==> design/flow/design.v <==
module c6502
(
    input               clock,
    input               ce,
    input               reset_n,
    output      [15:0]  address,
    input       [ 7:0]  in,
    output reg  [ 7:0]  out,
    output reg          we
);
assign address = cp ? ab : pc;
localparam
    LDC = 0,
    ZP  = 1,    ZPX = 2,    ZPY = 3,
    ABS = 4,    ABX = 5,    ABY = 6,    ABZ = 7,
    IX  = 8,    IX2 = 9,    IX3 = 10,
    IY  = 11,   IY2 = 12,   IY3 = 13,
    RUN = 14,   BRA = 15,
    JP1 = 16,   JP2 = 17,
    JND = 18,   TRM = 19,   POP = 20,   JSR = 21,
    RTS = 22;
localparam
    ORA = 0,    AND = 1,    EOR = 2,    ADC = 3,
    STA = 4,    LDA = 5,    CMP = 6,    SBC = 7,
    ASL = 8,    ROL = 9,    LSR = 10,   ROR = 11,
    BIT = 13,   DEC = 14,   INC = 15;
localparam
    DST_A = 0,  DST_X = 1,  DST_Y = 2,  DST_S = 3,
    SRC_D = 0,  SRC_X = 1,  SRC_Y = 2,  SRC_A = 3;
reg [ 7:0]  a, x, y, s, p;
reg         cp;
reg [ 4:0]  t;           
reg [ 2:0]  m;           
reg [15:0]  ab, pc;
reg [ 7:0]  op, w;       
reg [ 3:0]  alu;         
reg [ 1:0]  dst, src;
wire [8:0] zpx = in + x;
wire [8:0] zpy = in + y;
wire [3:0] bra = {p[1], p[0], p[6], p[7]};  
wire [7:0] sn  = s + 1;
always @(posedge clock)
if (reset_n == 1'b0) begin
    p  <= 8'b01100001;
    t  <= 1'b0;
    cp <= 1'b0;
    pc <= 16'h0000;
    a  <= 8'h80;
    x  <= 8'hFE;
    y  <= 8'hDA;
    s  <= 8'h00;
    we <= 1'b0;
end
else if (ce) begin
    we  <= 1'b0;
    case (t)
    LDC: begin
        pc  <= pc + 1;
        m   <= 0;
        op  <= in;
        dst <= DST_A;
        src <= SRC_D;
        casex (in)
        8'b010_011_00: t <= JP1;  
        8'b011_011_00: t <= JND;  
        8'b001_000_00: t <= JSR;  
        8'b011_000_00: t <= RTS;  
        8'bxxx_000_x1: t <= IX;
        8'bxxx_010_x1,
        8'b1xx_000_x0: t <= RUN;  
        8'bxxx_100_x1: t <= IY;
        8'bxxx_110_x1: t <= ABY;
        8'bxxx_001_xx: t <= ZP;
        8'bxxx_011_xx,
        8'b001_000_00: t <= ABS;
        8'b10x_101_1x: t <= ZPY;
        8'bxxx_101_xx: t <= ZPX;
        8'b10x_111_1x: t <= ABY;
        8'bxxx_111_xx: t <= ABX;
        8'bxxx_100_00: t <= BRA;
        default:       t <= RUN;
        endcase
        casex (in)
        8'bxxx_xxx_01: begin alu <= in[7:5]; end
        8'b100_xx1_x0: begin alu <= STA; end
        8'b101_xx1_x0,
        8'b101_000_x0,
        8'b101_010_00,
        8'b10x_010_10,
        8'b100_110_00: begin alu <= LDA; end
        8'b11x_000_00,
        8'b11x_xx1_00: begin alu <= CMP; end
        8'b001_0x1_00: begin alu <= BIT; end
        8'b110_xx1_10,
        8'b100_010_00,
        8'b110_010_10: begin alu <= DEC; end
        8'b111_xx1_10,
        8'b11x_010_00: begin alu <= INC; end
        8'b00x_110_00: begin p[0] <= in[5]; t <= LDC; end  
        8'b01x_110_00: begin p[2] <= in[5]; t <= LDC; end  
        8'b101_110_00: begin p[6] <= 1'b0;  t <= LDC; end  
        8'b11x_110_00: begin p[3] <= in[5]; t <= LDC; end  
        8'b0xx_010_10: begin alu <= {1'b1, in[7:5]}; src <= SRC_A; end
        8'b0xx_xx1_10: begin alu <= {1'b1, in[7:5]}; end
        8'b111_010_10: begin t <= LDC; end
        8'b100_110_10: begin t <= LDC; s <= x; end
        8'b101_110_10: begin x <= s; p[7] <= s[7]; p[1] <= s == 0; t <= LDC; end
        8'b0x0_010_00: begin
            t   <= TRM;
            we  <= 1;
            cp  <= 1;
            out <= in[6] ? a : (p | 8'h30);
            ab  <= {8'h01, s};
            s   <= s - 1;
        end
        8'b0x1_010_00: begin t <= POP; cp <= 1; ab <= {8'h01, sn}; s <= sn; end
        8'b011_000_00: begin cp <= 1; ab <= {8'h01, sn}; end
        endcase
        casex (in)
        8'h86, 8'hA6, 8'hB6, 8'h96, 8'h8E, 8'hAE,
        8'hBE, 8'hA2, 8'hCA, 8'hE8, 8'h9A,
        8'hE0, 8'b111_xx1_00:
            dst <= DST_X;
        8'hA0, 8'h84, 8'hA4, 8'h88, 8'hC8,
        8'h8C, 8'hAC, 8'h94, 8'hB4, 8'hBC,
        8'hC0, 8'b110_xx1_00:
            dst <= DST_Y;
        endcase
        case (in)
        8'hE8, 8'hCA, 8'h8A: src <= SRC_X;  
        8'h88, 8'hC8, 8'h98: src <= SRC_Y;  
        8'hA8, 8'hAA: src <= SRC_A;  
        endcase
    end
    ZP:  begin t <= RUN; ab <= in;       cp <= 1; pc <= pc + 1; end
    ZPX: begin t <= RUN; ab <= zpx[7:0]; cp <= 1; pc <= pc + 1; end
    ZPY: begin t <= RUN; ab <= zpy[7:0]; cp <= 1; pc <= pc + 1; end
    ABS: begin t <= ABZ; pc <= pc + 1; ab <= in; end
    ABX: begin t <= ABZ; pc <= pc + 1; ab <= zpx; end
    ABY: begin t <= ABZ; pc <= pc + 1; ab <= zpy; end
    ABZ: begin t <= RUN; pc <= pc + 1; ab[15:8] <= ab[15:8] + in; cp <= 1; end
    IX:  begin t <= IX2; pc <= pc + 1; cp <= 1; ab <= zpx[7:0]; end
    IY:  begin t <= IY2; pc <= pc + 1; cp <= 1; ab <= in; end
    IX2: begin t <= IX3; w  <= in; ab[7:0] <= ab[7:0] + 1; end
    IY2: begin t <= IY3; w  <= in; ab[7:0] <= ab[7:0] + 1; end
    IX3: begin t <= RUN; ab <= {in, w}; end
    IY3: begin t <= RUN; ab <= {in, w} + y; end
    BRA: begin t <= LDC; pc <= pc + 1 + ((bra[op[7:6]] == op[5]) ? {{8{in[7]}}, in[7:0]} : 0); end
    JP1: begin t <= JP2; pc <= pc + 1; w <= in; end
    JP2: begin t <= LDC; pc <= {in, w}; end
    JND: case (m)
        0: begin m <= 1;   ab[ 7:0] <= in; pc <= pc + 1; end
        1: begin m <= 2;   ab[15:8] <= in; pc <= pc + 1; cp <= 1; end
        2: begin m <= 3;   pc[ 7:0] <= in; ab[7:0] <= ab[7:0] + 1; end
        3: begin t <= LDC; pc[15:8] <= in; cp <= 0; end
    endcase
    POP: begin t <= LDC; cp <= 0; if (op[6]) begin a <= in; p[7] <= in[7]; p[1] <= in == 0; end else p <= in; end
    JSR: case (m)
        0: begin m <= 1; w  <= in; pc <= pc + 1; end
        1: begin m <= 2; we <= 1; out <= pc[15:8]; ab      <= {8'h01, s};  pc[15:8] <= in; cp <= 1;end
        2: begin m <= 3; we <= 1; out <= pc[ 7:0]; ab[7:0] <= ab[7:0] - 1; pc[7:0]  <= w;  end
        3: begin t <= LDC; cp <= 0; s <= s - 2; end
    endcase
    RTS: case (m)
        0: begin m <= 1;   pc[7:0] <= in; ab[7:0] <= ab[7:0] + 1; end
        1: begin t <= LDC; pc <= {in, pc[7:0]} + 1; s <= s + 2; cp <= 0; end
    endcase
    RUN: begin
        cp <= 0;
        t  <= LDC;
        casex (op) 8'bxxx_010_x1, 8'b1xx_000_x0: pc <= pc + 1; endcase
        casex (op)
            8'b100_xxx_01,
            8'b100_xx1_x0: begin t <= TRM; out <= R; we <= 1'b1; cp <= 1'b1; end
            8'bxxx_xxx_01,
            8'b0xx_010_10,
            8'b100_010_10,
            8'b100_110_00: begin a <= R; p <= F; end
            8'b101_xx1_00,
            8'b101_000_00,
            8'b1x0_010_00,
            8'b101_010_00: begin y <= R; p <= F; end
            8'b101_xx1_10,
            8'b101_000_10,
            8'b111_010_00,
            8'b110_010_10,
            8'b101_010_10: begin x <= R; p <= F; end
            8'b0xx_xx1_10,
            8'b11x_xx1_10: begin t <= TRM; out <= R; we <= 1'b1; cp <= 1'b1; p <= F; end
            8'b110_xxx_01,
            8'b11x_000_00,
            8'b11x_xx1_00,
            8'b001_0x1_00: begin p <= F; end
        endcase
    end
    TRM: begin cp <= 0; t <= LDC; end
    endcase
end
wire [7:0] op1 =
    dst == DST_A ? a :
    dst == DST_X ? x :
    dst == DST_Y ? y : s;
wire [7:0] op2 =
    src == SRC_A ? a :
    src == SRC_X ? x :
    src == SRC_Y ? y : in;
wire [8:0] R =
    alu == ORA ? op1 | op2 :
    alu == AND ? op1 & op2 :
    alu == EOR ? op1 ^ op2 :
    alu == ADC ? op1 + op2 + cin :
    alu == STA ? op1 :
    alu == LDA ? op2 :
    alu == CMP ? op1 - op2 :
    alu == SBC ? op1 - op2 - !cin :
    alu == ASL ? {op2[6:0], 1'b0} :
    alu == ROL ? {op2[6:0], cin} :
    alu == LSR ? {1'b0, op2[7:1]} :
    alu == ROR ? {cin, op2[7:1]} :
    alu == BIT ? op1 & op2 :
    alu == DEC ? op2 - 1 :
    alu == INC ? op2 + 1 : 0;
wire sign  =  R[7];         
wire zero  = ~|R[7:0];      
wire oadc  = (op1[7] ^ op2[7] ^ 1'b1) & (op1[7] ^ R[7]);
wire osbc  = (op1[7] ^ op2[7] ^ 1'b0) & (op1[7] ^ R[7]);
wire cin   =  p[0];
wire carry =  R[8];
wire [7:0] F =
    alu == ADC ? {sign, oadc, p[5:2], zero,  carry} :
    alu == CMP ? {sign,       p[6:2], zero, ~carry} :
    alu == SBC ? {sign, osbc, p[5:2], zero, ~carry} :
    alu == ASL || alu == ROL ? {sign, p[6:2], zero, op2[7]} :
    alu == LSR || alu == ROR ? {sign, p[6:2], zero, op2[0]} :
    alu == BIT ? {op2[7:6], p[5:2], zero, p[0]} :
                 {sign,     p[6:2], zero, p[0]};
endmodule
==> design/flow/run.sh <==
#!/bin/bash
# the make line also repeats each setting of config.mk as NAME=value (left out here)
make -C /OpenROAD-flow-scripts/flow DESIGN_CONFIG=/design/flow/config.mk WORK_HOME=/design/flow/orfs CLKGATE_MAP_FILE= finish
==> design/flow/config.mk <==
export PLATFORM = sky130hd
export DESIGN_NAME = c6502
export DESIGN_NICKNAME = c6502
export VERILOG_FILES = /design/flow/design.v
export SDC_FILE = /design/flow/constraint.sdc
export NUM_CORES = 4
export LEC_CHECK = 0
export CAP_MARGIN = 20
export CORE_MARGIN = 2
export CORE_UTILIZATION = 62
export SLEW_MARGIN = 20
==> design/flow/constraint.sdc <==
create_clock -name core_clock -period 4.46 [get_ports {clock}]
set_input_delay 0.8920 -clock core_clock [delete_from_list [all_inputs] [get_ports {clock}]]
set_output_delay 0.8920 -clock core_clock [all_outputs]
set_load 0.01 [all_outputs]
==> results of run 1 <==
## metal layers
metal  vias up  global-route usage  wire [um]
met5         -             0.02692        100
met4         4              0.1473       1855
met3       198              0.1676       9251
li1       6955                   -          -
met1      7264              0.6393      21170
met2      1268              0.6182      21510
## through the flow
stage	setup TNS [ns]	hold slack, ns
after global routing	0	0.4941
after detailed placement	-20.45	0.4684
after global placement	-19.07	0.4386
after CTS	0	0.4888
after floorplan	0	0.4483
final	0	0.4873
## final cells by class
| type | instances | area (um^2) |
|---|---|---|
| Multi-Input combinational cell | 1468 | 9966 |
| Clock buffer | 22 | 518.0 |
| Fill cell | 1747 | 5913 |
| Tap cell | 280 | 350.3 |
| Sequential cell | 133 | 3103 |
| Timing Repair Buffer | 199 | 1562 |
| Antenna cell | 1 | 2.502 |
| Clock inverter | 10 | 82.58 |
| Inverter | 87 | 326.6 |
## timing repair
item	4_1_cts	5_1_grt
setup buffers	9	1
setup endpoints to repair	24	13
gates resized	19	12
pin swaps	6	13
==> impl_metrics.tcl, run 1 <==
# implementation run metrics
set metrics [dict create \
    io_buffers 35 \
    edf_count 44 \
    ys_top_logic_family "AND-OR/OR-AND gates" \
    avgSynthCellArea_um2 7.578 \
    regToRegEndpoint "out[7]" \
    top_power_group "combinational logic" \
    cp.depth 17 \
    max-cap-violations 0 \
    routed_wl_um 53890 \
    p_comb_mw 2.07 \
    dpl.hpwl_um 39980 \
    viasPerCell 7.131 \
    crit_path_cell_trace "buf_2 -> mux2_4 -> o21a_4 -> a21boi_4 -> buf_4 -> fa_1 -> inv_1 -> fa_2 -> a211oi_4 -> o21ai_2 -> a21oi_2 -> o21ai_0 -> a22o_1 -> a221o_1 -> a211o_1 -> nand3_1 -> o221ai_1" \
    cts_max_level 4 \
    dp_slack_ns -0.9971 \
    yosys-top-cells-count "nand2_1 (194), a21oi_1 (148), nor2_1 (133)" \
    comb_power_share 0.419 \
    clockPowerShare 0.295 \
    clock-sinks 133 \
    wl_per_cell_um 24.50 \
    io_pins 36 \
    path_delay_family "AND-OR/OR-AND gates" \
    p_clk_mw 1.46 \
    drt-pass1-iter-count 14 \
    chipHeight_um 153.0 \
    synth_top_cell_by_count "nand2_1" \
    p_sw_mw 1.888 \
    die_width_um 153.0 \
    stdcell_count 2200 \
    clock_latency_ns 0.45 \
    clockRootBuffer "clkbuf_16" \
    initial_core_util 0.6306 \
    clk_path_buf_depth 2 \
    timing.critical_path.from "in[0]" \
    reg2reg_depth 16 \
    cts_made_buffers 17 \
    cellPowerDensity_nw_per_um2 310.3 \
    seq-power_mw 1.42 \
    ys_sh_aoi 0.2885 \
    gr-total-overflow 0 \
    rsz0062_at_grt "no" \
    leakagePower_nw 6.388 \
    dr.first_iter.drc_count 2699 \
    track_usage 0.4478 \
    yosys_area_um2 13760 \
    drc 0 \
    skew_ns 0.01404 \
    slew_headroom 0.3651 \
    worst_pin_slew_ns 0.9511 \
    total_power_mw 4.937 \
    gp_congestion 1.007 \
    holdPathEnd "we" \
    ys.flop_type "dfxtp_1" \
    crit_end "out[6]" \
    ys_warn_count 1 \
    warnings 49 \
    hold_viol_final 0 \
    row_count 54 \
    async_flop_share 0 \
    dr_total_vias 15689 \
    crit_buf_inv 3 \
    cts_tree "built" \
    period_used_share 0.9827 \
    grt_antenna_before_repair 2 \
    hold_start "we" \
    grt_pass1_vias 14395 \
    cp.arrival_ns 4.55 \
    hold_depth 1 \
    grt_pass1_wl_um 82770 \
    critPathLaunchType "input port" \
    die_area_um2 23400 \
    endpoint_kind "register" \
    netlist_area_um2 13760 \
    ys_sh_xor 0.06555 \
    status "timing/DRC/antenna clean" \
    ys_seq_frac 0.2255 \
    ir_worst_vdd_mv 0.2238 \
    fin_nets 2011 \
    syn_nets 1921 \
    simple_gate_area_frac 0.2119 \
    syn2layout_area_growth_pct 15.61 \
    grt_max_degree 47 \
    final_area_um2 15910 \
    slowest_delay_ns 0.43 \
    crit_path_max_fanout 4 \
    rrSetupSlack_ns 0.26 \
    dp.cells 2157 \
    min_path_type "reg2reg" \
    p_sw_frac 0.3823 \
    synth.area.top_cells "dfxtp_1 (13%), edfxtp_1 (9.6%), ha_1 (7.7%), a21oi_1 (5.4%), nand2_1 (5.3%)" \
    ys_sh_mux 0.05819 \
    core_area_um2 21820 \
    slowest_stage "fa_2" \
    syn_inst 1816 \
    crit-reg2reg-launch "src[1]" \
    placed_cell_area_um2 15110 \
    holdBufCountCts 0 \
    max_freq_mhz 228.2 \
    timing.final.ws_setup_ns 0.07720 \
    synth_flops 133 \
    period_minus_slack_ns 4.383 \
    critPathKind "in2reg" \
    worstPathRequired_ns 4.63 \
    internal-power_mw 3.050 \
    yosysUniqueCellTypes 81 \
    top_area_frac 0.1295 \
    report.final.setup_viol 0 \
    ys_sh_adder 0.09037 \
    ys_cells 1816 \
    p_seq_frac 0.287 \
    top_area_cell "dfxtp_1" \
    ant_nets 0 \
    utilization 0.7290 \
    drv_slew 0 \
    clkTransAtPathRegs_ns 0.06 \
]
==> inputs of run 2 (changes only) <==
CORE_UTILIZATION = 66   (was 62)
clock period = 5.07 ns   (was 4.46 ns; I/O delays follow)
==> run 2 against run 1 <==
Effect of this change:
- still clean
- setup slack improved by 0.11 ns
- wire length down 2.4%
- die size fell by 5.9%
- clock skew is 0.0027 ns higher
- core utilization is 2.3 points higher
- largest power group unchanged
==> impl_metrics.tcl, run 2 <==
# implementation run metrics
set metrics [dict create \
    ir_worst_vdd_mv 0.2399 \
    top_area_frac 0.1295 \
    hold_start "we" \
    dpl.hpwl_um 38580 \
    edf_count 44 \
    regToRegEndpoint "out[6]" \
    ys_warn_count 1 \
    gr-total-overflow 0 \
    simple_gate_area_frac 0.2119 \
    holdPathEnd "we" \
    synth.area.top_cells "dfxtp_1 (13%), edfxtp_1 (9.6%), ha_1 (7.7%), a21oi_1 (5.4%), nand2_1 (5.3%)" \
    cpMostUsedCell "buf_4" \
    seq-power_mw 1.26 \
    row_count 52 \
    p_clk_mw 1.32 \
    clk_path_buf_depth 2 \
    clock-sinks 133 \
    ant_nets 0 \
    chipHeight_um 148.4 \
    viasPerCell 7.307 \
    tns_ns 0 \
    hold_depth 1 \
    grt_pass1_vias 14474 \
    clockRootBuffer "clkbuf_16" \
    ys_top_logic_family "AND-OR/OR-AND gates" \
    max-cap-violations 0 \
    crit_path_cell_trace "dlygate4sd2_1 -> mux2_2 -> o21a_1 -> a21boi_1 -> buf_4 -> inv_1 -> ha_1 -> fa_2 -> or3_1 -> and3_1 -> a2111oi_4 -> buf_4 -> nor3_1 -> or4_1 -> nand3_2 -> nand4_1 -> nand2_1 -> o221ai_1" \
    yosys_area_um2 13760 \
    syn_inst 1816 \
    slowest_stage "or4_1" \
    warnings 49 \
    cts_setup_buffers 0 \
    syn2layout_area_growth_pct 11.35 \
    critPathLaunchType "input port" \
    cp.arrival_ns 5.04 \
    status "timing/DRC/antenna clean" \
    clkTransAtPathRegs_ns 0.06 \
    holdBufCountCts 0 \
    crit_end "out[7]" \
    track_usage 0.4746 \
    report.final.setup_viol 0 \
    reg2reg_depth 15 \
    slowest_delay_ns 0.48 \
    ys_sh_mux 0.05819 \
    core_area_um2 20360 \
    critPathKind "in2reg" \
    cellPowerDensity_nw_per_um2 276.4 \
    cts_tree "built" \
    initial_core_util 0.6758 \
    syn_nets 1921 \
    crit_buf_inv 4 \
    grt_pass1_wl_um 81590 \
    die_width_um 148.4 \
    top_area_cell "dfxtp_1" \
    cts_max_level 4 \
    gp_congestion 1.044 \
    yosys-top-cells-count "nand2_1 (194), a21oi_1 (148), nor2_1 (133)" \
    dr.first_iter.drc_count 2793 \
    ys.flop_type "dfxtp_1" \
    io_buffers 35 \
    path_delay_family "simple AND/OR/NAND/NOR gates" \
    top_power_group "combinational logic" \
    max_freq_mhz 204.9 \
    clockPowerShare 0.312 \
    ys_sh_adder 0.09037 \
    min_path_type "reg2reg" \
    grt_max_degree 47 \
    ys_sh_xor 0.06555 \
    p_sw_mw 1.613 \
    clock_latency_ns 0.45 \
    drt-pass1-iter-count 6 \
    routed_wl_um 52610 \
    internal-power_mw 2.622 \
    ys_seq_frac 0.2255 \
    fin_nets 1947 \
    p_seq_frac 0.297 \
    p_comb_mw 1.66 \
    drc 0 \
    slew_headroom 0.3168 \
    rrSetupSlack_ns 0.57 \
    synth_flops 133 \
    timing.critical_path.from "in[0]" \
    async_flop_share 0 \
    comb_power_share 0.391 \
    avgSynthCellArea_um2 7.578 \
    leakagePower_nw 6.017 \
    die_area_um2 22020 \
    dr_total_vias 15535 \
    hold_viol_final 0 \
    cp.depth 18 \
    cts_made_buffers 17 \
    ys_sh_aoi 0.2885 \
    worst_pin_slew_ns 1.017 \
    yosysUniqueCellTypes 81 \
    period_used_share 0.9626 \
    holdWs_ns 0.4819 \
    synth_top_cell_by_count "nand2_1" \
    p_sw_frac 0.3809 \
    io_pins 36 \
    skew_ns 0.01671 \
    period_minus_slack_ns 4.880 \
    drv_slew 0 \
    wl_per_cell_um 24.75 \
    worstPathRequired_ns 5.23 \
    endpoint_kind "register" \
    netlist_area_um2 13760 \
    grt_antenna_before_repair 2 \
    crit_path_max_fanout 5 \
    crit-reg2reg-launch "dst[0]" \
    ys_cells 1816 \
    rsz0062_at_grt "no" \
]
==> run 2: through the flow <==
step	cells	setup slack (ns)	util	power (mW)	cell area, um^2
after detailed placement	2093	-0.5862	0.7209	2.847	14680
after global routing	2125	0.07068	0.7523	4.388	15320
after global placement	2093	-0.4926	0.7209	2.804	14680
after CTS	2125	0.07109	0.7507	4.139	15290
after floorplan	1816	0.09101	-	2.277	13760
final	2126	0.1897	0.7525	4.236	15320
==> run 2: cell type report <==
type / instances / area, um^2
Multi-Input combinational cell: 1468 / 9867
Fill cell: 1565 / 5041
Sequential cell: 133 / 3103
Timing Repair Buffer: 135 / 1080
Clock buffer: 18 / 429.2
Tap cell: 270 / 337.8
Inverter: 87 / 326.6
Clock inverter: 14 / 177.7
Antenna cell: 1 / 2.502
==> run 2: routing by layer <==
| layer | vias to the layer above | share of wire | global-route usage |
|---|---|---|---|
| li1 | 6810 | - | - |
| met1 | 7069 | 0.38 | 0.6569 |
| met2 | 1406 | 0.41 | 0.6819 |
| met3 | 248 | 0.17 | 0.1534 |
| met4 | 2 | 0.048 | 0.1962 |
| met5 | - | 0.00025 | 0 |
==> run 2: timing repair <==
action | CTS | global route
pin swaps | 1 | 2
resized | 2 | 4
setup endpoints to repair | 6 | 6
==> inputs of run 3 (changes only) <==
CELL_PAD_IN_SITES_GLOBAL_PLACEMENT = 2   (was unset)
CORE_ASPECT_RATIO = 0.86   (was unset)
CORE_MARGIN = 4   (was 2)
CORE_UTILIZATION = 27   (was 66)
CTS_CLUSTER_SIZE = 42   (was unset)
GPL_TIMING_DRIVEN = 1   (was unset)
MAX_ROUTING_LAYER = met4   (was unset)
PLACE_DENSITY_LB_ADDON = 0.19   (was unset)
SETUP_SLACK_MARGIN = 1.9   (was unset)
SLEW_MARGIN = 25   (was 20)
TNS_END_PERCENT = 75   (was unset)
clock period = 8.02 ns   (was 5.07 ns; I/O delays follow)
==> run 3 against run 2 <==
Effect of this change:
- still clean on timing, DRC and antenna
- area after synthesis stayed put
- first-iteration DRC count is 52% lower
- sequential power down 36%
- wire length is 17% higher
- largest cell class unchanged
==> impl_metrics.tcl, run 3 <==
# implementation run metrics
set metrics [dict create \
    grt_max_degree 50 \
    reg2reg_depth 16 \
    die_width_um 251.5 \
    yosysUniqueCellTypes 81 \
    wl_met3_um 4169 \
    chipHeight_um 217.4 \
    endpoint_kind "register" \
    edf_count 44 \
    io_buffers 35 \
    worst_pin_slew_ns 0.9962 \
    period_used_share 0.7334 \
    wl_per_cell_um 24.97 \
    warnings 47 \
    track_usage 0.2279 \
    syn_inst 1816 \
    holdWs_ns 0.4553 \
    top_power_group "combinational logic" \
    clock_latency_ns 0.45 \
    syn2layout_area_growth_pct 11.58 \
    cts_made_buffers 17 \
    hold_depth 1 \
    max_freq_mhz 170.0 \
    cp.arrival_ns 6.05 \
    routed_wl_um 61370 \
    clock-sinks 133 \
    grt_antenna_before_repair 0 \
    crit-reg2reg-launch "src[1]" \
    utilization 0.3058 \
    gp_congestion 0.8599 \
    synth.area.top_cells "dfxtp_1 (13%), edfxtp_1 (9.6%), ha_1 (7.7%), a21oi_1 (5.4%), nand2_1 (5.3%)" \
    cellPowerDensity_nw_per_um2 167.4 \
    fillers 5489 \
    crit_path_max_fanout 6 \
    p_sw_frac 0.4081 \
    min_path_type "reg2reg" \
    crit_path_cell_trace "clkdlybuf4s50_1 -> buf_4 -> mux2_2 -> o21a_1 -> a21boi_0 -> buf_4 -> inv_1 -> ha_1 -> fa_2 -> or3_4 -> and3_1 -> a2111oi_4 -> nor3_1 -> or4_1 -> nand3_1 -> nand4_1 -> nand2_1 -> o221ai_1" \
    ir_worst_vdd_mv 0.1501 \
    report.final.setup_viol 0 \
    internal-power_mw 1.521 \
    p_sw_mw 1.049 \
    skew_ns 0.01068 \
    cts_max_level 4 \
    slowest_delay_ns 0.48 \
    seq-power_uw 803 \
    simple_gate_area_frac 0.2119 \
    fin_nets 1887 \
    clkTransAtPathRegs_ns 0.07 \
    holdBufCountCts 0 \
    highest_layer "met4" \
    cp.depth 18 \
    diodes 0 \
    rsz0062_at_grt "no" \
    avgSynthCellArea_um2 7.578 \
    period_minus_slack_ns 5.881 \
    ys_sh_aoi 0.2885 \
    io_pins 36 \
    dr_total_vias 14300 \
    clockRootBuffer "clkbuf_16" \
    cts_setup_buffers 0 \
    dpl.hpwl_um 46120 \
    gr-total-overflow 0 \
    hold_viol_final 0 \
    p_seq_frac 0.313 \
    slowest_stage "or4_1" \
    status "timing/DRC/antenna clean" \
    regToRegEndpoint "out[7]" \
    viasPerCell 5.818 \
    cpMostUsedCell "buf_4" \
    yosys_area_um2 13760 \
    dr_wl_met2_um 24730 \
    crit_buf_inv 4 \
    ys_seq_frac 0.2255 \
    ys_cells 1816 \
    comb_power_share 0.371 \
    crit_end "out[7]" \
    ys_sh_adder 0.09037 \
    timing.critical_path.from "in[0]" \
    dr.first_iter.drc_count 1351 \
    synth_top_cell_by_count "nand2_1" \
    worstPathRequired_ns 8.18 \
    rrSetupSlack_ns 2.95 \
    path_delay_family "simple AND/OR/NAND/NOR gates" \
    critPathLaunchType "input port" \
    initial_core_util 0.2741 \
    drc 0 \
    wl_met1_um 31500 \
    total_power_mw 2.570 \
    p_clk_uw 813 \
    hold_start "we" \
    row_count 76 \
    clockPowerShare 0.316 \
    critPathKind "in2reg" \
    async_flop_share 0 \
    max-cap-violations 0 \
    clk_path_buf_depth 2 \
    ys_sh_mux 0.05819 \
    ys_warn_count 1 \
    syn_nets 1921 \
    holdPathEnd "we" \
    ys_sh_xor 0.06555 \
    top_area_frac 0.1295 \
    netlist_area_um2 13760 \
    top_area_cell "dfxtp_1" \
    drv_slew 0 \
    ant_nets 0 \
    ys_top_logic_family "AND-OR/OR-AND gates" \
    grt_pass1_vias 13958 \
    core_area_um2 50210 \
    leakagePower_nw 5.733 \
    ys.flop_type "dfxtp_1" \
    synth_flops 133 \
    drt-pass1-iter-count 6 \
    tns_ns 0 \
    die_area_um2 54660 \
    slew_headroom 0.3334 \
    yosys-top-cells-count "nand2_1 (194), a21oi_1 (148), nor2_1 (133)" \
    grt_pass1_wl_um 92600 \
    p_comb_uw 954 \
    cts_tree "built" \
]
run 3: final cells by class:
cell class,instances,area [um^2],share of cell area
clock inverters,14,131.4,0.008555
multi-input cells,1468,9889,0.6440
clock buffers,18,450.4,0.02933
well taps,663,829.5,0.05402
flip-flops and latches,133,3103,0.2021
repair buffers,75,625.6,0.04074
inverters,87,326.6,0.02127
run 3: timing repair:
item | in CTS | in global routing
hold endpoints to repair | 0 | 0
resized | 1 | 4
setup endpoints to repair | 2 | 8
cloned | 0 | 0
pin swaps | 0 | 1
run 3: layer usage:
metal / global-route usage / up-vias
li1: - / 6698
met1: 0.3457 / 7069
met2: 0.3157 / 477
met3: 0.04110 / 56
met4: 0.04104 / 0
met5: - / -
run 3: stage by stage:
| stage | std cells | setup slack (ns) | instance area, um^2 |
|---|---|---|---|
| 2_1_floorplan | 1816 | 2.299 | 13760 |
| 3_3_place_gp | 2426 | 1.351 | 14730 |
| 3_5_place_dp | 2426 | 1.388 | 14740 |
| 4_1_cts | 2458 | 1.930 | 15320 |
| 5_1_grt | 2458 | 1.945 | 15360 |
| 6_report | 2458 | 2.139 | 15360 |
==> inputs of run 4 (changes only) <==
ABC_AREA = 1   (was unset)
CELL_PAD_IN_SITES_GLOBAL_PLACEMENT = 0   (was 2)
CORE_ASPECT_RATIO = unset   (was 0.86)
CORE_MARGIN = 2   (was 4)
CORE_UTILIZATION = 72   (was 27)
CTS_CLUSTER_SIZE = 47   (was 42)
PLACE_DENSITY = 0.81   (was unset)
PLACE_DENSITY_LB_ADDON = unset   (was 0.19)
SETUP_SLACK_MARGIN = unset   (was 1.9)
clock period = 15.3 ns   (was 8.02 ns; I/O delays follow)
==> run 4 against run 3 <==
Effect of this change:
- still clean on timing, DRC and antenna
- clock skew rose by 0.0050 ns
- area after synthesis fell by 0.28%
- die size fell by 63%
- count of clock-buffer cells in the layout did not move
- clock power fell by 47%
- power fell by 45%
- register-to-register slack improved by 7.5 ns
- first-iteration DRC count rose to 2.6 times the previous value
- sequential cell count did not move
- synthesized cell count rose by 19%
- critical path depth rose by 10
- critical endpoint is now a[7]
- highest routed layer unchanged
==> impl_metrics.tcl, run 4 <==
# implementation run metrics
set metrics [dict create \
    report.final.setup_viol 0 \
    cp.arrival_ns 7.23 \
    skew_ns 0.01565 \
    timing.final.ws_setup_ns 8.355 \
    period_used_share 0.4539 \
    regToRegEndpoint "pc[15]" \
    period_minus_slack_ns 6.945 \
    clockPowerShare 0.307 \
    initial_core_util 0.7336 \
    worst_pin_slew_ns 1.092 \
    gp_congestion 1.203 \
    cts_max_level 4 \
    min_path_type "reg2reg" \
    cpMostUsedCell "nand2_1" \
    synth.area.top_cells "dfxtp_1 (13%), nand2_1 (11%), edfxtp_1 (9.6%), inv_1 (8.6%), ha_1 (7.7%)" \
    ys_sh_aoi 0.2525 \
    crit-reg2reg-launch "op[6]" \
    syn_nets 2263 \
    p_sw_uw 607.1 \
    status "timing/DRC/antenna clean" \
    rrSetupSlack_ns 10.43 \
    ir_worst_vdd_mv 0.08253 \
    hold_depth 2 \
    io_buffers 35 \
    dpl.hpwl_um 39820 \
    top_area_cell "dfxtp_1" \
    synth_top_cell_by_count "nand2_1" \
    drv_slew 0 \
    core_area_um2 18710 \
    cts_setup_buffers 0 \
    cellPowerDensity_nw_per_um2 94.94 \
    fin_nets 2276 \
    cp.depth 28 \
    p_clk_uw 433 \
    warnings 49 \
    gr-total-overflow 0 \
    dp_slack_ns 8.060 \
    yosys-top-cells-count "nand2_1 (405), inv_1 (313), nor2_1 (242)" \
    grt_pass1_vias 15579 \
    grt_antenna_before_repair 1 \
    syn_inst 2158 \
    dr_total_vias 16952 \
    slew_headroom 0.2642 \
    avgSynthCellArea_um2 6.359 \
    clock-sinks 133 \
    holdPathEnd "we" \
    routed_wl_um 54700 \
    hold_start "we" \
    reg2reg_depth 22 \
    top_area_frac 0.1298 \
    async_flop_share 0 \
    timing.critical_path.from "in[0]" \
    rsz0062_at_grt "no" \
    slowest_stage "fa_1" \
    grt_max_degree 34 \
    p_comb_uw 559 \
    viasPerCell 7.008 \
    die_width_um 142.1 \
    clock_latency_ns 0.45 \
    io_pins 36 \
    tns_ns 0 \
    wl_per_cell_um 22.61 \
    cts_made_buffers 17 \
    holdWs_ns 0.4852 \
    slowest_delay_ns 0.46 \
    ys_seq_frac 0.2261 \
    die_area_um2 20180 \
    netlist_area_um2 13720 \
    row_count 50 \
    dr.first_iter.drc_count 3564 \
    dp.cells 2386 \
    ant_nets 0 \
    top_power_group "combinational logic" \
    post_cts_resize_count 0 \
    grt_pass1_wl_um 83690 \
    ys_sh_adder 0.09063 \
    endpoint_kind "register" \
    ys_sh_mux 0.0008206 \
    crit_buf_inv 5 \
    simple_gate_area_frac 0.2868 \
    critPathKind "in2reg" \
    clk_path_buf_depth 2 \
    ys_sh_xor 0.02671 \
    leakagePower_nw 6.721 \
    ys_top_logic_family "simple AND/OR/NAND/NOR gates" \
    p_seq_frac 0.298 \
    track_usage 0.5529 \
    cts_tree "built" \
    clkTransAtPathRegs_ns 0.07 \
    drc 0 \
    yosysUniqueCellTypes 72 \
    drt-pass1-iter-count 31 \
    holdBufCountCts 0 \
    syn2layout_area_growth_pct 8.407 \
    worstPathRequired_ns 15.59 \
    total_power_mw 1.412 \
    ys_warn_count 1 \
    comb_power_share 0.396 \
    internal-power_uw 805.3 \
    clockRootBuffer "clkbuf_16" \
    ys_cells 2158 \
    chipHeight_um 142.1 \
    seq-power_uw 421 \
    max_freq_mhz 144.0 \
    synth_flops 133 \
    ys.flop_type "dfxtp_1" \
    path_delay_family "simple AND/OR/NAND/NOR gates" \
    stdcell_count 2419 \
    edf_count 44 \
    crit_path_max_fanout 21 \
    critPathLaunchType "input port" \
    hold_viol_final 0 \
    p_sw_frac 0.4298 \
    max-cap-violations 0 \
    yosys_area_um2 13720 \
    crit_end "a[7]" \
]
run 4: final cells by class:
type                            count  area, um^2
Multi-Input combinational cell   1612        9046
Fill cell                        1439        3829
Sequential cell                   133        3103
Inverter                          349        1310
Timing Repair Buffer               58       523.0
Clock buffer                       18       429.2
Tap cell                          234       292.8
Clock inverter                     14       170.2
Antenna cell                        1       2.502
run 4: through the flow:
stage	util	instance area, um^2
after global placement	0.7625	14260
after global routing	0.7953	14880
after detailed placement	0.7628	14270
after CTS	0.7948	14870
after floorplan	-	13720
final	0.7953	14880
run 4: per-layer routing:
layer	track usage	routed length, um	vias to the layer above
li1	-	-	7341
met1	0.6264	17710	7312
met2	0.7951	22020	1700
met3	0.2140	9445	599
met4	0.3995	5527	0
met5	-	0	-
==> inputs of run 5 (changes only) <==
CELL_PAD_IN_SITES_GLOBAL_PLACEMENT = unset   (was 0)
CORE_UTILIZATION = 65   (was 72)
CTS_CLUSTER_SIZE = unset   (was 47)
GPL_TIMING_DRIVEN = unset   (was 1)
MAX_ROUTING_LAYER = unset   (was met4)
PLACE_DENSITY = unset   (was 0.81)
PLACE_DENSITY_LB_ADDON = 0.02   (was unset)
SLEW_MARGIN = 20   (was 25)
TNS_END_PERCENT = unset   (was 75)
clock period = 4.7 ns   (was 15.3 ns; I/O delays follow)
==> run 5 against run 4 <==
Effect of this change:
- clock power rose to 2.9 times the previous value
- wire length is 2.6% higher
- critical path depth up 7
- largest power group unchanged
- highest routed layer unchanged
==> impl_metrics.tcl, run 5 <==
# implementation run metrics
set metrics [dict create \
    cts_max_level 4 \
    endpoint_kind "register" \
    holdPathEnd "pc[4]" \
    regToRegEndpoint "p[6]" \
    yosysUniqueCellTypes 72 \
    syn_nets 2263 \
    rrSetupSlack_ns 0.60 \
    cts_tree "built" \
    io_pins 36 \
    clk_path_buf_depth 2 \
    grt_pass1_vias 15522 \
    max_freq_mhz 233.9 \
    placed_cell_area_um2 14640 \
    top_area_frac 0.1298 \
    cts_made_buffers 17 \
    warnings 47 \
    hold_start "pc[4]" \
    status "timing/DRC/antenna clean" \
    grt_antenna_before_repair 1 \
    slowest_stage "fa_1" \
    dp.cells 2469 \
    drc 0 \
    hold_depth 2 \
    netlist_area_um2 13720 \
    async_flop_share 0 \
    io_buffers 35 \
    period_used_share 0.9098 \
    crit_path_max_fanout 6 \
    synth.area.top_cells "dfxtp_1 (13%), nand2_1 (11%), edfxtp_1 (9.6%), inv_1 (8.6%), ha_1 (7.7%)" \
    holdWs_ns 0.4914 \
    p_sw_frac 0.4335 \
    skew_ns 0.01843 \
    ys_warn_count 1 \
    dr.first_iter.drc_count 2407 \
    timing.final.ws_setup_ns 0.4239 \
    slowest_delay_ns 0.47 \
    timing.critical_path.from "in[0]" \
    max-cap-violations 0 \
    reg2reg_depth 34 \
    ys_top_logic_family "simple AND/OR/NAND/NOR gates" \
    gp_congestion 1.088 \
    viasPerCell 6.618 \
    clkTransAtPathRegs_ns 0.06 \
    synth_top_cell_by_count "nand2_1" \
    initial_core_util 0.6570 \
    crit_buf_inv 7 \
    crit_end "p[6]" \
    cellPowerDensity_nw_per_um2 295.9 \
    critPathKind "in2reg" \
    dp_slack_ns 0.1161 \
    p_comb_mw 1.87 \
    utilization 0.7268 \
    grt_max_degree 35 \
    fin_nets 2318 \
    core_area_um2 20890 \
    ys_sh_adder 0.09063 \
    avgSynthCellArea_um2 6.359 \
    path_delay_family "simple AND/OR/NAND/NOR gates" \
    hold_viol_final 0 \
    final_area_um2 15180 \
    row_count 53 \
    comb_power_share 0.417 \
    cp.depth 35 \
    p_clk_mw 1.27 \
    slew_headroom 0.4130 \
    die_area_um2 22290 \
    post_cts_resize_count 0 \
    ant_nets 0 \
    drt-pass1-iter-count 19 \
    rsz0062_at_grt "no" \
    cpMostUsedCell "nand2_1" \
    critPathLaunchType "input port" \
    ys_sh_xor 0.02671 \
    stdcell_count 2502 \
    tns_ns 0 \
    top_power_group "combinational logic" \
    syn2layout_area_growth_pct 10.63 \
    period_minus_slack_ns 4.276 \
    synth_flops 133 \
    total_power_mw 4.492 \
    seq-power_mw 1.35 \
    chipHeight_um 149.3 \
    yosys-top-cells-count "nand2_1 (405), inv_1 (313), nor2_1 (242)" \
    internal-power_mw 2.545 \
    ys.flop_type "dfxtp_1" \
    clockPowerShare 0.282 \
    ys_cells 2158 \
    ys_seq_frac 0.2261 \
    report.final.setup_viol 0 \
    p_sw_mw 1.947 \
    leakagePower_nw 6.900 \
    die_width_um 149.3 \
    ys_sh_mux 0.0008206 \
    holdBufCountCts 0 \
    worst_pin_slew_ns 0.8757 \
    drv_slew 0 \
    cp.arrival_ns 4.60 \
    ys_sh_aoi 0.2525 \
    crit-reg2reg-launch "s[0]" \
    grt_pass1_wl_um 85350 \
    yosys_area_um2 13720 \
    clock-sinks 133 \
    gr-total-overflow 0 \
    ir_worst_vdd_mv 0.2793 \
    clockRootBuffer "clkbuf_16" \
    top_area_cell "dfxtp_1" \
    worstPathRequired_ns 5.03 \
    dr_total_vias 16557 \
    min_path_type "reg2reg" \
    routed_wl_um 56110 \
    wl_per_cell_um 22.42 \
    p_seq_frac 0.301 \
    simple_gate_area_frac 0.2868 \
    track_usage 0.4991 \
    cts_setup_buffers 0 \
    dpl.hpwl_um 42910 \
    edf_count 44 \
    syn_inst 2158 \
    clock_latency_ns 0.44 \
]
run 5: metal layers:
metal | wire length, um | global-route usage
met5 | 0 | 0
met4 | 5193 | 0.3552
met3 | 8841 | 0.1817
met2 | 22900 | 0.7505
met1 | 19170 | 0.5884
run 5: layout make-up:
class | count | area, um^2
Fill cell | 1850 | 5707
Timing Repair Buffer | 100 | 850.8
Sequential cell | 133 | 3104
Antenna cell | 1 | 2.502
Inverter | 349 | 1310
Clock buffer | 19 | 432.9
Multi-Input combinational cell | 1612 | 9039
Clock inverter | 13 | 98.84
Tap cell | 275 | 344.1
==> inputs of run 6 (changes only) <==
CAP_MARGIN = 40   (was 20)
CORE_UTILIZATION = 72   (was 65)
CTS_CLUSTER_DIAMETER = 355   (was unset)
CTS_CLUSTER_SIZE = 99   (was unset)
PLACE_DENSITY_LB_ADDON = 0.01   (was 0.02)
SLEW_MARGIN = 0   (was 20)
clock period = 4.18 ns   (was 4.7 ns; I/O delays follow)
==> run 6 against run 5 <==
Effect of this change:
- now fails the layout checks on negative setup slack
- core utilization rose by 11 points
- sequential share of layout area fell by 0.59 points
- via count rose by 6.5%
- sequential power rose by about 10%
- area after synthesis did not move
- count of clock-buffer cells in the layout rose by 2
- first-iteration DRC count rose by 51%
- setup slack got worse by 0.44 ns
- critical endpoint is now ab[5]
- highest routed layer is now met5
==> impl_metrics.tcl, run 6 <==
# implementation run metrics
set metrics [dict create \
    status "complete, but fails checks" \
    check.faults "negative setup slack" \
    max-cap-violations 0 \
    timing.critical_path.from "in[5]" \
    holdPathEnd "pc[5]" \
    row_count 50 \
    netlist_area_um2 13720 \
    report.final.setup_viol 1 \
    clock_latency_ns 0.45 \
    ys.flop_type "dfxtp_1" \
    syn_inst 2158 \
    yosys-top-cells-count "nand2_1 (405), inv_1 (313), nor2_1 (242)" \
    ys_seq_frac 0.2261 \
    final_area_um2 15640 \
    ys_sh_aoi 0.2525 \
    clockPowerShare 0.278 \
    edf_count 44 \
    path_delay_family "buffers and inverters" \
    max_freq_mhz 238.3 \
    dpl.hpwl_um 42070 \
    worstPathRequired_ns 4.30 \
    total_power_mw 5.396 \
    top_power_group "combinational logic" \
    warnings 48 \
    period_used_share 1.004 \
    period_minus_slack_ns 4.196 \
    skew_ns 0.01318 \
    slowest_delay_ns 0.79 \
    clkTransAtPathRegs_ns 0.06 \
    highest_layer "met5" \
    synth.area.top_cells "dfxtp_1 (13%), nand2_1 (11%), edfxtp_1 (9.6%), inv_1 (8.6%), ha_1 (7.7%)" \
    cts_tree "built" \
    wl_per_cell_um 23.14 \
    top_area_frac 0.1298 \
    ys_sh_xor 0.02671 \
    dp.cells 2480 \
    seq-power_mw 1.51 \
    syn_nets 2263 \
    p_comb_mw 2.38 \
    p_seq_frac 0.280 \
    track_usage 0.5862 \
    p_sw_frac 0.4253 \
    ys_sh_adder 0.09063 \
    drt-pass1-iter-count 14 \
    ir_worst_vdd_mv 0.3400 \
    rsz0062_at_grt "yes" \
    worst_pin_slew_ns 1.013 \
    critPathLaunchType "input port" \
    simple_gate_area_frac 0.2868 \
    clock-sinks 133 \
    slowest_stage "nor2_1" \
    drc 0 \
    critPathKind "in2reg" \
    hold_depth 2 \
    die_area_um2 20180 \
    fillers 1270 \
    crit-reg2reg-launch "dst[1]" \
    comb_power_share 0.442 \
    chipHeight_um 142.1 \
    regToRegEndpoint "p[0]" \
    grt_pass1_wl_um 90400 \
    rrSetupSlack_ns 0.23 \
    hold_viol_final 0 \
    die_width_um 142.1 \
    dr.first_iter.drc_count 3633 \
    wl_met1_um 17900 \
    slew_headroom 0.3224 \
    timing.final.ws_setup_ns -0.01618 \
    clockRootBuffer "clkbuf_16" \
    internal-power_mw 3.101 \
    top_area_cell "dfxtp_1" \
    synth_top_cell_by_count "nand2_1" \
    async_flop_share 0 \
    initial_core_util 0.7336 \
    gp_congestion 1.134 \
    grt_pass1_vias 16965 \
    dp_slack_ns -0.2608 \
    cts_max_level 4 \
    dr_wl_met2_um 22770 \
    placed_cell_area_um2 14980 \
    grt_max_degree 35 \
    ys_warn_count 1 \
    holdWs_ns 0.4940 \
    crit_buf_inv 7 \
    ys_sh_mux 0.0008206 \
    wl_met3_um 10500 \
    ys_cells 2158 \
    gr-total-overflow 0 \
    p_clk_mw 1.50 \
    core_area_um2 18710 \
    crit_end "ab[5]" \
    ant_nets 0 \
    cpMostUsedCell "nor2_1" \
    yosys_area_um2 13720 \
    leakagePower_nw 7.198 \
    viasPerCell 7.009 \
    dr_total_vias 17641 \
    clk_path_buf_depth 2 \
    min_path_type "reg2reg" \
    routed_wl_um 58240 \
    ys_top_logic_family "simple AND/OR/NAND/NOR gates" \
    endpoint_kind "register" \
    io_pins 36 \
    cp.arrival_ns 4.32 \
    p_sw_mw 2.295 \
    reg2reg_depth 26 \
    fin_nets 2374 \
    avgSynthCellArea_um2 6.359 \
    io_buffers 35 \
    yosysUniqueCellTypes 72 \
    grt_antenna_before_repair 2 \
    crit_path_cell_trace "clkdlybuf4s50_1 -> buf_4 -> inv_1 -> buf_4 -> nor2_1 -> inv_1 -> nor2_1 -> inv_1 -> nor2_1 -> nor2_1 -> inv_2 -> o211ai_1 -> o2111ai_1" \
    cts_made_buffers 17 \
    cp.depth 13 \
    drv_slew 0 \
    synth_flops 133 \
    stdcell_count 2517 \
    syn2layout_area_growth_pct 13.94 \
    crit_path_max_fanout 12 \
    cellPowerDensity_nw_per_um2 345.1 \
    hold_start "pc[5]" \
]
==> run 6: area by class of cell <==
class / instances / area, um^2 / share of cell area
clock inverters: 11 / 88.84 / 0.005681
flip-flops and latches: 133 / 3104 / 0.1985
repair buffers: 156 / 1276 / 0.08162
well taps: 234 / 292.8 / 0.01872
multi-input cells: 1612 / 9075 / 0.5804
clock buffers: 21 / 486.7 / 0.03113
inverters: 349 / 1310 / 0.08378
diodes: 1 / 2.502 / 0.0001600
==> run 6: timing repair <==
item / in CTS / in global routing
hold endpoints to repair: 0 / 0
hold buffers: 0 / 0
resized: 0 / 19
buffers inserted: 0 / 4
setup endpoints to repair: 0 / 22
==> run 6: metrics by stage <==
| stage | util | setup TNS (ns) |
|---|---|---|
| finish | 0.8359 | -0.01618 |
| global route | 0.8358 | -0.05208 |
| CTS | 0.8314 | 0 |
| global placement | 0.7999 | -0.6928 |
| detailed placement | 0.8007 | -2.922 |
| floorplan | - | 0 |
==> run 6: layer usage <==
layer | vias to the layer above | global-route usage
met4 | 4 | 0.5168
li1 | 7539 | -
met5 | - | 0.06015
met1 | 7604 | 0.6338
met3 | 714 | 0.3112
met2 | 1780 | 0.8235
==> inputs of run 7 (changes only) <==
CAP_MARGIN = 20   (was 40)
CORE_UTILIZATION = 68   (was 72)
CTS_CLUSTER_DIAMETER = unset   (was 355)
PLACE_DENSITY_LB_ADDON = unset   (was 0.01)
SLEW_MARGIN = 20   (was 0)
==> run 7 against run 6 <==
Effect of this change:
- critical path depth rose by 20
- fmax rose by 6.2%
- power rose by 2.0%
- via count fell by 2.1%
- the run now finishes clean
- sequential power barely moved
- global-route usage fell by 6.7 points
- largest power group unchanged
- combinational power barely moved
- non-clock buffer count rose by 16
==> impl_metrics.tcl, run 7 <==
# implementation run metrics
set metrics [dict create \
    status "timing/DRC/antenna clean" \
    die_width_um 146.1 \
    stdcell_count 2565 \
    rrSetupSlack_ns 0.23 \
    regToRegEndpoint "p[6]" \
    ys_sh_xor 0.02671 \
    total_power_mw 5.506 \
    final_area_um2 15800 \
    rsz0062_at_grt "yes" \
    max_freq_mhz 253.2 \
    max-cap-violations 0 \
    avgSynthCellArea_um2 6.359 \
    yosys_area_um2 13720 \
    hold_viol_final 0 \
    viasPerCell 6.734 \
    slew_headroom 0.3548 \
    p_clk_mw 1.60 \
    slowest_stage "fa_2" \
    io_pins 36 \
    drv_slew 0 \
    hold_depth 2 \
    cts_max_level 4 \
    top_power_group "combinational logic" \
    period_used_share 0.9449 \
    tns_ns 0 \
    crit_buf_inv 4 \
    ys_sh_mux 0.0008206 \
    p_sw_frac 0.4184 \
    syn2layout_area_growth_pct 15.15 \
    drt-pass1-iter-count 10 \
    report.final.setup_viol 0 \
    min_path_type "reg2reg" \
    initial_core_util 0.6982 \
    gp_congestion 1.124 \
    ys_sh_adder 0.09063 \
    crit-reg2reg-launch "dst[1]" \
    top_area_cell "dfxtp_1" \
    timing.critical_path.from "dst[1]" \
    top_area_frac 0.1298 \
    cp.arrival_ns 4.27 \
    clock-sinks 133 \
    internal-power_mw 3.202 \
    dpl.hpwl_um 42770 \
    netlist_area_um2 13720 \
    edf_count 44 \
    p_comb_mw 2.40 \
    cts_tree "built" \
    period_minus_slack_ns 3.949 \
    timing.final.ws_setup_ns 0.2305 \
    ys_top_logic_family "simple AND/OR/NAND/NOR gates" \
    synth_top_cell_by_count "nand2_1" \
    synth.area.top_cells "dfxtp_1 (13%), nand2_1 (11%), edfxtp_1 (9.6%), inv_1 (8.6%), ha_1 (7.7%)" \
    io_buffers 35 \
    wl_per_cell_um 22.14 \
    row_count 51 \
    fin_nets 2390 \
    gr-total-overflow 0 \
    core_area_um2 19650 \
    critPathKind "reg2reg" \
    chipHeight_um 146.1 \
    synth_flops 133 \
    drc 0 \
    placed_cell_area_um2 15150 \
    fillers 1498 \
    ir_worst_vdd_mv 0.3103 \
    holdPathEnd "pc[5]" \
    yosys-top-cells-count "nand2_1 (405), inv_1 (313), nor2_1 (242)" \
    seq-power_mw 1.50 \
    path_delay_family "simple AND/OR/NAND/NOR gates" \
    p_sw_mw 2.304 \
    critPathLaunchType "register" \
    dp.cells 2530 \
    syn_nets 2263 \
    ys_seq_frac 0.2261 \
    holdBufCountCts 0 \
    ys_sh_aoi 0.2525 \
    hold_start "pc[5]" \
    grt_antenna_before_repair 3 \
    grt_pass1_vias 16109 \
    slowest_delay_ns 0.39 \
    simple_gate_area_frac 0.2868 \
    cp.depth 33 \
    p_seq_frac 0.272 \
    cpMostUsedCell "nand2_1" \
    track_usage 0.5191 \
    skew_ns 0.01489 \
    dr.first_iter.drc_count 3217 \
    worstPathRequired_ns 4.51 \
    warnings 50 \
    die_area_um2 21330 \
    dr_total_vias 17272 \
    endpoint_kind "register" \
    crit_end "p[6]" \
    clockPowerShare 0.291 \
    ant_nets 0 \
    reg2reg_depth 33 \
    clock_latency_ns 0.45 \
    grt_pass1_wl_um 86460 \
    ys_cells 2158 \
    clk_path_buf_depth 2 \
    comb_power_share 0.437 \
    yosysUniqueCellTypes 72 \
    routed_wl_um 56790 \
    grt_max_degree 35 \
    cellPowerDensity_nw_per_um2 348.4 \
    syn_inst 2158 \
    leakagePower_nw 7.286 \
    async_flop_share 0 \
    worst_pin_slew_ns 0.9665 \
    dp_slack_ns -0.2226 \
    ys_warn_count 1 \
    crit_path_max_fanout 9 \
    clkTransAtPathRegs_ns 0.07 \
    cts_made_buffers 17 \
    clockRootBuffer "clkbuf_16" \
    ys.flop_type "dfxtp_1" \
]
run 7: layer usage:
metal  wire length, um  GRT usage  up-vias
met1             18400     0.5815     7540
met5                19    0.01818        -
met3              9145     0.2009      536
li1                  -          -     7571
met2             23250     0.7917     1623
met4              5966     0.4044        2
run 7: layout make-up:
| cell class | instances | area, um^2 | share of cell area |
|---|---|---|---|
| sequential | 133 | 3104 | 0.1964 |
| timing repair buffer | 172 | 1383 | 0.08749 |
| tap | 265 | 331.6 | 0.02098 |
| multi-input combinational | 1612 | 9066 | 0.5737 |
| antenna | 2 | 5.005 | 0.0003167 |
| inverter | 349 | 1310 | 0.08290 |
| clock inverter | 15 | 177.7 | 0.01124 |
| clock buffer | 17 | 425.4 | 0.02692 |
run 7: timing repair:
| action | 4_1_cts | 5_1_grt |
|---|---|---|
| setup endpoints to repair | 0 | 18 |
| gates resized | 0 | 12 |
| setup buffers | 0 | 1 |
run 7: through the flow:
stage	utilization	hold slack [ns]
2_1_floorplan	-	0.4552
3_3_place_gp	0.7709	0.4828
4_1_cts	0.8016	0.5072
6_report	0.8040	0.5167
3_5_place_dp	0.7709	0.4870
5_1_grt	0.8039	0.5344
==> inputs of run 8 (changes only) <==
CAP_MARGIN = 0   (was 20)
CORE_UTILIZATION = 71   (was 68)
CTS_CLUSTER_SIZE = 15   (was 99)
PLACE_DENSITY_LB_ADDON = 0.06   (was unset)
clock period = 4.04 ns   (was 4.18 ns; I/O delays follow)
==> run 8 against run 7 <==
Effect of this change:
- still clean
- critical path depth down 12
- synthesized cell count unchanged
- power up 4.2%
- non-clock buffer count down 5
- clock skew about the same
- global-route usage up 5.0 points
- fmax up 2.4%
- worst hold slack worse by 0.012 ns
- die size down 4.1%
- sequential cell count unchanged
- largest cell class unchanged
==> impl_metrics.tcl, run 8 <==
# implementation run metrics
set metrics [dict create \
    ys_warn_count 1 \
    clock_latency_ns 0.46 \
    netlist_area_um2 13720 \
    reg2reg_depth 21 \
    slew_headroom 0.3040 \
    p_seq_frac 0.273 \
    ys_seq_frac 0.2261 \
    endpoint_kind "register" \
    critPathLaunchType "register" \
    synth_top_cell_by_count "nand2_1" \
    top_area_cell "dfxtp_1" \
    io_buffers 35 \
    hold_start "pc[5]" \
    edf_count 44 \
    slowest_stage "fa_1" \
    avgSynthCellArea_um2 6.359 \
    holdPathEnd "pc[5]" \
    p_clk_mw 1.70 \
    ys_sh_xor 0.02671 \
    crit_end "pc[14]" \
    syn_nets 2263 \
    fin_nets 2385 \
    period_used_share 0.9544 \
    routed_wl_um 57240 \
    p_comb_mw 2.47 \
    dpl.hpwl_um 41810 \
    grt_pass1_vias 16929 \
    stdcell_count 2557 \
    period_minus_slack_ns 3.856 \
    clockPowerShare 0.297 \
    chipHeight_um 143.0 \
    cts_max_level 4 \
    crit-reg2reg-launch "op[7]" \
    gp_congestion 1.159 \
    yosys-top-cells-count "nand2_1 (405), inv_1 (313), nor2_1 (242)" \
    grt_max_degree 35 \
    wl_per_cell_um 22.39 \
    path_delay_family "AND-OR/OR-AND gates" \
    dp.cells 2514 \
    ir_worst_vdd_mv 0.3621 \
    worstPathRequired_ns 4.44 \
    core_area_um2 18830 \
    crit_path_max_fanout 8 \
    cp.depth 21 \
    status "timing/DRC/antenna clean" \
    simple_gate_area_frac 0.2868 \
    utilization 0.8407 \
    timing.final.ws_setup_ns 0.1843 \
    drt-pass1-iter-count 28 \
    die_width_um 143.0 \
    cp.arrival_ns 4.25 \
    top_power_group "combinational logic" \
    ys_top_logic_family "simple AND/OR/NAND/NOR gates" \
    synth.area.top_cells "dfxtp_1 (13%), nand2_1 (11%), edfxtp_1 (9.6%), inv_1 (8.6%), ha_1 (7.7%)" \
    cellPowerDensity_nw_per_um2 362.3 \
    max-cap-violations 0 \
    p_sw_mw 2.383 \
    slowest_delay_ns 0.49 \
    grt_antenna_before_repair 8 \
    yosysUniqueCellTypes 72 \
    io_pins 36 \
    warnings 47 \
    viasPerCell 6.998 \
    max_freq_mhz 259.4 \
    row_count 50 \
    ys_sh_aoi 0.2525 \
    hold_depth 2 \
    min_path_type "reg2reg" \
    internal-power_mw 3.353 \
    clockRootBuffer "clkbuf_16" \
    top_area_frac 0.1298 \
    hold_viol_final 0 \
    gr-total-overflow 0 \
    leakagePower_nw 7.312 \
    syn2layout_area_growth_pct 15.36 \
    clock-sinks 133 \
    die_area_um2 20460 \
    yosys_area_um2 13720 \
    regToRegEndpoint "pc[14]" \
    comb_power_share 0.430 \
    async_flop_share 0 \
    ant_nets 0 \
    ys_cells 2158 \
    dr.first_iter.drc_count 3402 \
    cts_tree "built" \
    dp_slack_ns -0.3587 \
    p_sw_frac 0.4155 \
    skew_ns 0.01462 \
    critPathKind "reg2reg" \
    seq-power_mw 1.57 \
    clk_path_buf_depth 2 \
    ys_sh_adder 0.09063 \
    ys.flop_type "dfxtp_1" \
    initial_core_util 0.7288 \
    cts_made_buffers 17 \
    timing.critical_path.from "op[7]" \
    synth_flops 133 \
    clkTransAtPathRegs_ns 0.07 \
    track_usage 0.5693 \
    dr_total_vias 17895 \
    rrSetupSlack_ns 0.18 \
    drv_slew 0 \
    crit_buf_inv 3 \
    ys_sh_mux 0.0008206 \
    crit_path_cell_trace "inv_1 -> nor2_1 -> inv_1 -> o221ai_1 -> xor2_1 -> buf_6 -> nor2_1 -> ha_1 -> fa_1 -> a31oi_2 -> o21ai_0 -> a31oi_1 -> o21ai_1 -> a21oi_1 -> o21bai_1 -> nand2_1 -> nand2_1 -> a21oi_1 -> or2_2 -> nand3_1 -> a21oi_2" \
    drc 0 \
    syn_inst 2158 \
    worst_pin_slew_ns 1.036 \
    grt_pass1_wl_um 89290 \
    report.final.setup_viol 0 \
]
run 8: metal layers:
| layer | wire length (um) | track usage |
|---|---|---|
| met1 | 17890 | 0.6262 |
| met2 | 22740 | 0.8270 |
| met3 | 9928 | 0.2874 |
| met4 | 6684 | 0.4466 |
| met5 | 0 | 0.02506 |
run 8: layout make-up:
cell class,instances,area (um^2)
Fill cell,1233,2999
Inverter,349,1310
Sequential cell,133,3104
Antenna cell,4,10.01
Clock buffer,17,425.4
Multi-Input combinational cell,1612,9104
Clock inverter,15,191.4
Timing Repair Buffer,167,1361
Tap cell,260,325.3
run 8: stage by stage:
step                      power, mW  hold WS [ns]  setup TNS [ns]  area (um^2)
after floorplan               3.009        0.4552               0        13720
after global placement        3.758        0.4675          -2.421        15060
after detailed placement      3.837        0.4895          -5.037        15060
after CTS                     5.492        0.4975               0        15680
after global routing          5.957        0.5264        -0.03772        15820
final                         5.737        0.5048               0        15830
run 8: repair_timing:
item                                    in CTS  in global routing
gates resized                                0                 38
setup buffers                                0                  7
hold buffers                                 0                  0
endpoints found under the setup margin       0                 30
==> inputs of run 9 (changes only) <==
CAP_MARGIN = 20   (was 0)
CELL_PAD_IN_SITES_GLOBAL_PLACEMENT = 0   (was unset)
CORE_UTILIZATION = 72   (was 71)
CTS_CLUSTER_DIAMETER = 103   (was unset)
CTS_CLUSTER_SIZE = 47   (was 15)
GPL_TIMING_DRIVEN = 1   (was unset)
MAX_ROUTING_LAYER = met4   (was unset)
PLACE_DENSITY = 0.84   (was unset)
PLACE_DENSITY_LB_ADDON = unset   (was 0.06)
SLEW_MARGIN = 25   (was 20)
TNS_END_PERCENT = 75   (was unset)
clock period = 13.1 ns   (was 4.04 ns; I/O delays follow)
==> run 9 against run 8 <==
Effect of this change:
- largest power group unchanged
- still clean on timing, DRC and antenna
- critical endpoint is now p[6]
- non-clock buffer count decreased by 109
- global-route usage shrank 1.4 points
- first-iteration DRC count is 1.9% lower
- via count decreased by 4.2%
- critical path type is now in2reg
==> impl_metrics.tcl, run 9 <==
# implementation run metrics
set metrics [dict create \
    status "timing/DRC/antenna clean" \
    clockPowerShare 0.298 \
    die_area_um2 20180 \
    leakagePower_nw 6.712 \
    yosys-top-cells-count "nand2_1 (405), inv_1 (313), nor2_1 (242)" \
    initial_core_util 0.7336 \
    simple_gate_area_frac 0.2868 \
    core_area_um2 18710 \
    grt_pass1_vias 15826 \
    ys_top_logic_family "simple AND/OR/NAND/NOR gates" \
    ys_warn_count 1 \
    clkTransAtPathRegs_ns 0.07 \
    slowest_stage "fa_1" \
    async_flop_share 0 \
    row_count 50 \
    period_used_share 0.5013 \
    warnings 49 \
    ys_cells 2158 \
    hold_viol_final 0 \
    syn_nets 2263 \
    top_area_frac 0.1298 \
    yosysUniqueCellTypes 72 \
    holdBufCountCts 0 \
    clk_path_buf_depth 2 \
    stdcell_count 2420 \
    gr-total-overflow 0 \
    ys_sh_mux 0.0008206 \
    hold_depth 2 \
    dpl.hpwl_um 40090 \
    dr.first_iter.drc_count 3338 \
    crit_end "p[6]" \
    worst_pin_slew_ns 1.288 \
    slowest_delay_ns 0.46 \
    min_path_type "reg2reg" \
    io_buffers 35 \
    ir_worst_vdd_mv 0.1037 \
    synth_top_cell_by_count "nand2_1" \
    ys.flop_type "dfxtp_1" \
    gp_congestion 1.206 \
    crit_path_max_fanout 21 \
    rsz0062_at_grt "no" \
    endpoint_kind "register" \
    crit-reg2reg-launch "op[6]" \
    die_width_um 142.1 \
    holdPathEnd "we" \
    p_sw_uw 713.1 \
    p_sw_frac 0.4365 \
    routed_wl_um 55160 \
    timing.final.ws_setup_ns 6.533 \
    cellPowerDensity_nw_per_um2 110.1 \
    p_seq_frac 0.300 \
    p_clk_uw 486 \
    max-cap-violations 0 \
    cts_tree "built" \
    dp_slack_ns 6.252 \
    syn_inst 2158 \
    cts_setup_buffers 0 \
    clockRootBuffer "clkbuf_16" \
    period_minus_slack_ns 6.567 \
    cp.depth 35 \
    report.final.setup_viol 0 \
    avgSynthCellArea_um2 6.359 \
    rrSetupSlack_ns 8.16 \
    critPathKind "in2reg" \
    dp.cells 2386 \
    grt_max_degree 34 \
    regToRegEndpoint "pc[15]" \
    skew_ns 0.01536 \
    worstPathRequired_ns 13.44 \
    fin_nets 2276 \
    track_usage 0.5556 \
    chipHeight_um 142.1 \
    total_power_mw 1.634 \
    top_power_group "combinational logic" \
    cts_made_buffers 17 \
    seq-power_uw 490 \
    edf_count 44 \
    reg2reg_depth 22 \
    cpMostUsedCell "nand2_1" \
    top_area_cell "dfxtp_1" \
    comb_power_share 0.402 \
    internal-power_uw 920.7 \
    path_delay_family "simple AND/OR/NAND/NOR gates" \
    io_pins 36 \
    tns_ns 0 \
    slew_headroom 0.1319 \
    synth_flops 133 \
    yosys_area_um2 13720 \
    timing.critical_path.from "in[0]" \
    ys_sh_aoi 0.2525 \
    wl_per_cell_um 22.79 \
    critPathLaunchType "input port" \
    hold_start "we" \
    clock-sinks 133 \
    ant_nets 0 \
    cp.arrival_ns 6.90 \
    cts_max_level 4 \
    drt-pass1-iter-count 15 \
    syn2layout_area_growth_pct 8.178 \
    p_comb_uw 657 \
    ys_sh_xor 0.02671 \
    crit_buf_inv 5 \
    grt_antenna_before_repair 1 \
    max_freq_mhz 152.3 \
    netlist_area_um2 13720 \
    viasPerCell 7.083 \
    clock_latency_ns 0.45 \
    dr_total_vias 17142 \
    drv_slew 0 \
    ys_seq_frac 0.2261 \
    ys_sh_adder 0.09063 \
    post_cts_resize_count 0 \
    grt_pass1_wl_um 83800 \
    drc 0 \
    synth.area.top_cells "dfxtp_1 (13%), nand2_1 (11%), edfxtp_1 (9.6%), inv_1 (8.6%), ha_1 (7.7%)" \
]
[run 9: final cells by class]
type / count / area (um^2)
Sequential cell: 133 / 3103
Tap cell: 234 / 292.8
Fill cell: 1417 / 3860
Inverter: 349 / 1310
Antenna cell: 2 / 5.005
Timing Repair Buffer: 58 / 523.0
Multi-Input combinational cell: 1612 / 9041
Clock inverter: 15 / 145.1
Clock buffer: 17 / 425.4
[run 9: metal layers]
metal	vias up	global-route usage	part of all wire
li1	7347	-	-
met1	7437	0.6263	0.32
met2	1764	0.8045	0.41
met3	594	0.2042	0.17
met4	0	0.4147	0.10
met5	-	-	0
[run 9: metrics by stage]
stage	util	area, um^2	hold WS, ns
floorplan	-	13720	0.4552
global placement	0.7625	14260	0.4745
detailed placement	0.7628	14270	0.4753
CTS	0.7933	14840	0.4851
global route	0.7935	14840	0.5002
finish	0.7936	14850	0.4881
Power and IR drop assume default switching activity.
